==> 04-20: inputs <==
Design gioco, start of the top module:
module gioco(
	i_ani_stb,														 
	i_clk,															 
	i_rst,															 
	i_animate,														 
	i_dx, 															 
	i_sx,																 
	i_start,															 
	o_x1_pal, o_x2_pal,											 
	o_y1_pal, o_y2_pal,
	o_x1_nav, o_x2_nav,											 
	o_y1_nav, o_y2_nav,
	bri1,bri2,bri3,bri4,bri5,bri6,bri7,bri8,bri9,bri10, 
	ok, ko,															 
	ff_life															 
);
input i_ani_stb, i_clk, i_rst, i_animate, i_dx, i_sx, i_start;
output [9:0] o_x1_pal, o_x2_pal, o_y1_pal, o_y2_pal, o_x1_nav, o_x2_nav, o_y1_nav, o_y2_nav;
output reg bri1,bri2,bri3,bri4,bri5,bri6,bri7,bri8,bri9,bri10;
output reg ok,ko;												
output [1:0] ff_life;
wire ff_bri1, ff_bri2, ff_bri3, ff_bri4,ff_bri5, ff_bri6, ff_bri7, ff_bri8,ff_bri9, ff_bri10;
wire [9:0] ff_x_nav,ff_y_nav,ff_x_pal,ff_y_pal;	
wire ff_x_dirpal,ff_y_dirpal;							
wire [3:0] ff_brick;
wire [1:0] ff_red1,ff_red2,ff_red3,ff_red4;
wire [1:0] ff_blue5,ff_blue6,ff_blue7;
parameter H_SIZE_BRI = 10'd 32;					 
parameter L_SIZE_BRI = 10'd 10; 					 
parameter H_SIZE_NAV = 10'd 32; 					 
parameter L_SIZE_NAV = 10'd 3;  					 
parameter IX_NAV = 10'd 320;						 
parameter IY_NAV = 10'd 470;						 
parameter D_WIDTH = 10'd 640; 				 	 
parameter D_HEIGHT = 10'd 480;					 
parameter H_SIZE_PAL = 10'd 2;					 
parameter IX_PAL = 10'd 320;						 
parameter IY_PAL = 10'd 460;						 
parameter VITE = 2'd 3;								 
parameter BLOCCHI = 4'd 10;						 
parameter ROSSO = 2'd 3;							 
parameter BLU = 2'd 2;								 
parameter wait1=4'b 0000;							 
parameter s0=4'b 0001;
parameter val=4'b 0010;
parameter win=4'b 0100;
parameter go=4'b 1000;
reg [3:0] snext,sreg;								
reg[9:0] x_nav;										 
reg[9:0] y_nav;										 
reg[9:0] x_pal;										 
reg[9:0] y_pal;										 
reg x_dir_pal;											 
reg y_dir_pal;											 
reg [1:0] life;										
reg [3:0] brick;
reg [1:0] red1,red2,red3,red4;
reg [1:0] blue5,blue6,blue7;
assign o_x1_nav = x_nav - H_SIZE_NAV;   
assign o_x2_nav = x_nav + H_SIZE_NAV;   
assign o_y1_nav = y_nav -L_SIZE_NAV; 	 
assign o_y2_nav = y_nav + L_SIZE_NAV;   
assign o_x1_pal = x_pal - H_SIZE_PAL;	 
assign o_x2_pal = x_pal + H_SIZE_PAL;	 
  ...
export LEC_CHECK = 0
export ABC_AREA = 1
export CAP_MARGIN = 20
export CELL_PAD_IN_SITES_DETAIL_PLACEMENT = 2
export CORE_ASPECT_RATIO = 1.22
export CORE_MARGIN = 9
export CORE_UTILIZATION = 55
export GPL_TIMING_DRIVEN = 0
export MIN_ROUTING_LAYER = met2
export PLACE_DENSITY_LB_ADDON = 0.17
export SETUP_SLACK_MARGIN = 5.0
export SLEW_MARGIN = 20
create_clock -name core_clock -period 30.5 [get_ports {i_clk}]
run.sh (not shown) runs the stock make flow with config.mk's settings and CLKGATE_MAP_FILE=.
==> 12-15: changes against 04-20 <==
- ABC_AREA: 1 -> unset
- CELL_PAD_IN_SITES_DETAIL_PLACEMENT: 2 -> unset
- CORE_ASPECT_RATIO: 1.22 -> unset
- CORE_MARGIN: 9 -> 4
- CORE_UTILIZATION: 55 -> 68
- GPL_ROUTABILITY_DRIVEN: unset -> 0
- GPL_TIMING_DRIVEN: 0 -> unset
- PLACE_DENSITY_LB_ADDON: 0.17 -> unset
- SETUP_SLACK_MARGIN: 5.0 -> unset
==> flow/constraint.sdc (replaced) <==
create_clock -name core_clock -period 24.0 [get_ports {i_clk}]
set_input_delay 4.8000 -clock core_clock [delete_from_list [all_inputs] [get_ports {i_clk}]]
set_output_delay 4.8000 -clock core_clock [all_outputs]
set_load 0.01 [all_outputs]
==> 09-09: changes against 04-20 <==
- ABC_AREA: 1 -> unset
- CELL_PAD_IN_SITES_DETAIL_PLACEMENT: 2 -> unset
- CORE_ASPECT_RATIO: 1.22 -> unset
- CORE_MARGIN: 9 -> 2
- CORE_UTILIZATION: 55 -> 40
- CTS_CLUSTER_DIAMETER: unset -> 386
- CTS_CLUSTER_SIZE: unset -> 98
- GPL_TIMING_DRIVEN: 0 -> unset
- MIN_ROUTING_LAYER: met2 -> unset
- PLACE_DENSITY_LB_ADDON: 0.17 -> unset
- SETUP_SLACK_MARGIN: 5.0 -> unset
- TNS_END_PERCENT: unset -> 15
==> flow/constraint.sdc (replaced) <==
create_clock -name core_clock -period 24.0 [get_ports {i_clk}]
set_input_delay 4.8000 -clock core_clock [delete_from_list [all_inputs] [get_ports {i_clk}]]
set_output_delay 4.8000 -clock core_clock [all_outputs]
set_load 0.01 [all_outputs]
==> flow_metrics.tcl <==
# metrics dict for downstream scripts
set metrics [dict create \
    status "did not finish" \
    tool.error "[ERROR DPL-0033] detailed placement checks failed during check placement." \
    fp.dieH_um 198 \
    synth_area_leader_cell "nand2_1" \
    core_um2 26100 \
    stop_stage "3_5_place_dp" \
    ys_sh_simple_pct 44.6 \
    yosysCellCount 2613 \
    initial_core_util_pct 56.2 \
    ys_sh_adder_pct 9.56 \
    xor_area_share_pct 6.25 \
    topCellsByArea "nand2_1 (16%), inv_1 (12%), nand3_1 (11%)" \
    synth.avg_cell_area_um2 5.62 \
]
# the run above: 04-20

==> flow_metrics.tcl <==
# metrics dict for downstream scripts
set metrics [dict create \
    yosysCellCount 2002 \
    xor_area_share_pct 11.9 \
    initial_core_util_pct 70.2 \
    tool.error "[ERROR GRT-0116] Global routing finished with congestion. Check the congestion regions in the DRC Viewer." \
    fp.dieH_um 151 \
    stop_stage "5_1_grt" \
    status "did not finish" \
    synth.avg_cell_area_um2 6.91 \
    synth_area_leader_cell "dfxtp_1" \
    topCellsByArea "dfxtp_1 (11%), ha_1 (9.9%), xnor2_1 (6.6%)" \
    ios 101 \
    cts_buffers 9 \
]
# the run above: 12-15

==> flow_metrics.tcl <==
# place-and-route summary
set metrics [dict create \
    xor_area_share_pct 11.9 \
    fp.dieH_um 190 \
    synth_area_leader_cell "dfxtp_1" \
    yosysCellCount 2002 \
    ys_sh_simple_pct 31.0 \
    status "complete, no violations" \
    topCellsByArea "dfxtp_1 (11%), ha_1 (9.9%), xnor2_1 (6.6%)" \
    core_um2 34300 \
]
# the run above: 09-09


==> job 5754 <==
gioco again, from the RTL that the note above started with.
make LEC_CHECK=0 CAP_MARGIN=35 CORE_MARGIN=2 CORE_UTILIZATION=67 CTS_CLUSTER_DIAMETER=48 CTS_CLUSTER_SIZE=21 MIN_ROUTING_LAYER=met1 PLACE_DENSITY=0.6 SLEW_MARGIN=20 TNS_END_PERCENT=5 finish   # period 16.2 ns
==> job 9796 (differences from job 5754) <==
- CORE_UTILIZATION: 67 -> 72
- CTS_CLUSTER_DIAMETER: 48 -> 214
- PLACE_DENSITY: 0.6 -> 0.65
- TNS_END_PERCENT: 5 -> default
==> flow/constraint.sdc (replaced) <==
create_clock -name core_clock -period 17.3 [get_ports {i_clk}]
set_input_delay 3.4600 -clock core_clock [delete_from_list [all_inputs] [get_ports {i_clk}]]
set_output_delay 3.4600 -clock core_clock [all_outputs]
set_load 0.01 [all_outputs]
==> comparison <==
- In area after synthesis, job 9796 and job 5754 do not differ.
- Job 5754 produced a layout that fails on negative setup slack. Job 9796 did not get past global routing, error GRT-0232.
- Between job 5754 and job 9796, the lower die area is in job 9796 (gap about 7%, measured against job 9796).
- In synthesized cell count, job 5754 and job 9796 do not differ.

==> inputs of run R <==
Starting RTL as in the previous note.
Settings: LEC_CHECK=0, ABC_AREA=1, CAP_MARGIN=35, CORE_MARGIN=2, CORE_UTILIZATION=28, CTS_CLUSTER_DIAMETER=238, CTS_CLUSTER_SIZE=21, MIN_ROUTING_LAYER=met1, PLACE_DENSITY_LB_ADDON=0.1, SLEW_MARGIN=20; clock period 15.2 ns.
==> run M: changes against run R <==
- ABC_AREA: 1 -> unset
- CAP_MARGIN: 35 -> 20
- CELL_PAD_IN_SITES_DETAIL_PLACEMENT: unset -> 2
- CORE_UTILIZATION: 28 -> 62
- CTS_CLUSTER_DIAMETER: 238 -> unset
- HOLD_SLACK_MARGIN: unset -> 0.26
- MAX_ROUTING_LAYER: unset -> met4
- MIN_ROUTING_LAYER: met1 -> met2
- SETUP_SLACK_MARGIN: unset -> 1.92
- SLEW_MARGIN: 20 -> 30
==> run F: changes against run R <==
- ABC_AREA: 1 -> unset
- CORE_UTILIZATION: 28 -> 72
- CTS_CLUSTER_DIAMETER: 238 -> 48
- PLACE_DENSITY: unset -> 0.65
- PLACE_DENSITY_LB_ADDON: 0.1 -> unset
- TNS_END_PERCENT: unset -> 5
==> flow/constraint.sdc (replaced) <==
create_clock -name core_clock -period 16.8 [get_ports {i_clk}]
set_input_delay 3.3600 -clock core_clock [delete_from_list [all_inputs] [get_ports {i_clk}]]
set_output_delay 3.3600 -clock core_clock [all_outputs]
set_load 0.01 [all_outputs]
==> comparison table <==
	run F	run M	run R
Post-synthesis sequential area ratio	11.1%	11.1%	10.5%
Die span in x	143 um	153 um	233 um
Y dimension of the die	143 um	153 um	233 um
Post-place instance area	0.0155 mm2	-	0.0186 mm2
Die area	0.0203 mm2	0.0235 mm2	0.0543 mm2
Cell variety after synth	107	107	63
Result of the run	stopped before the end	stopped before the end	finished with violations
Last stage reached	global routing	detailed placement	-
Layout check failures	-	-	negative setup slack
Post-synthesis adder-cell area fraction	10.2%	10.2%	9.56%
Synthesized area per cell	6.91 um2	6.91 um2	5.62 um2
Max clock buf depth	2	-	2
Sinks on the clock net	77	-	77
Area share of the largest cell type after synthesis	11.1%	11.1%	15.6%
Net count of the mapped netlist	2120	2120	2731
Instance tally after logic synthesis	2002	2002	2613
CTS resizes	84	-	53
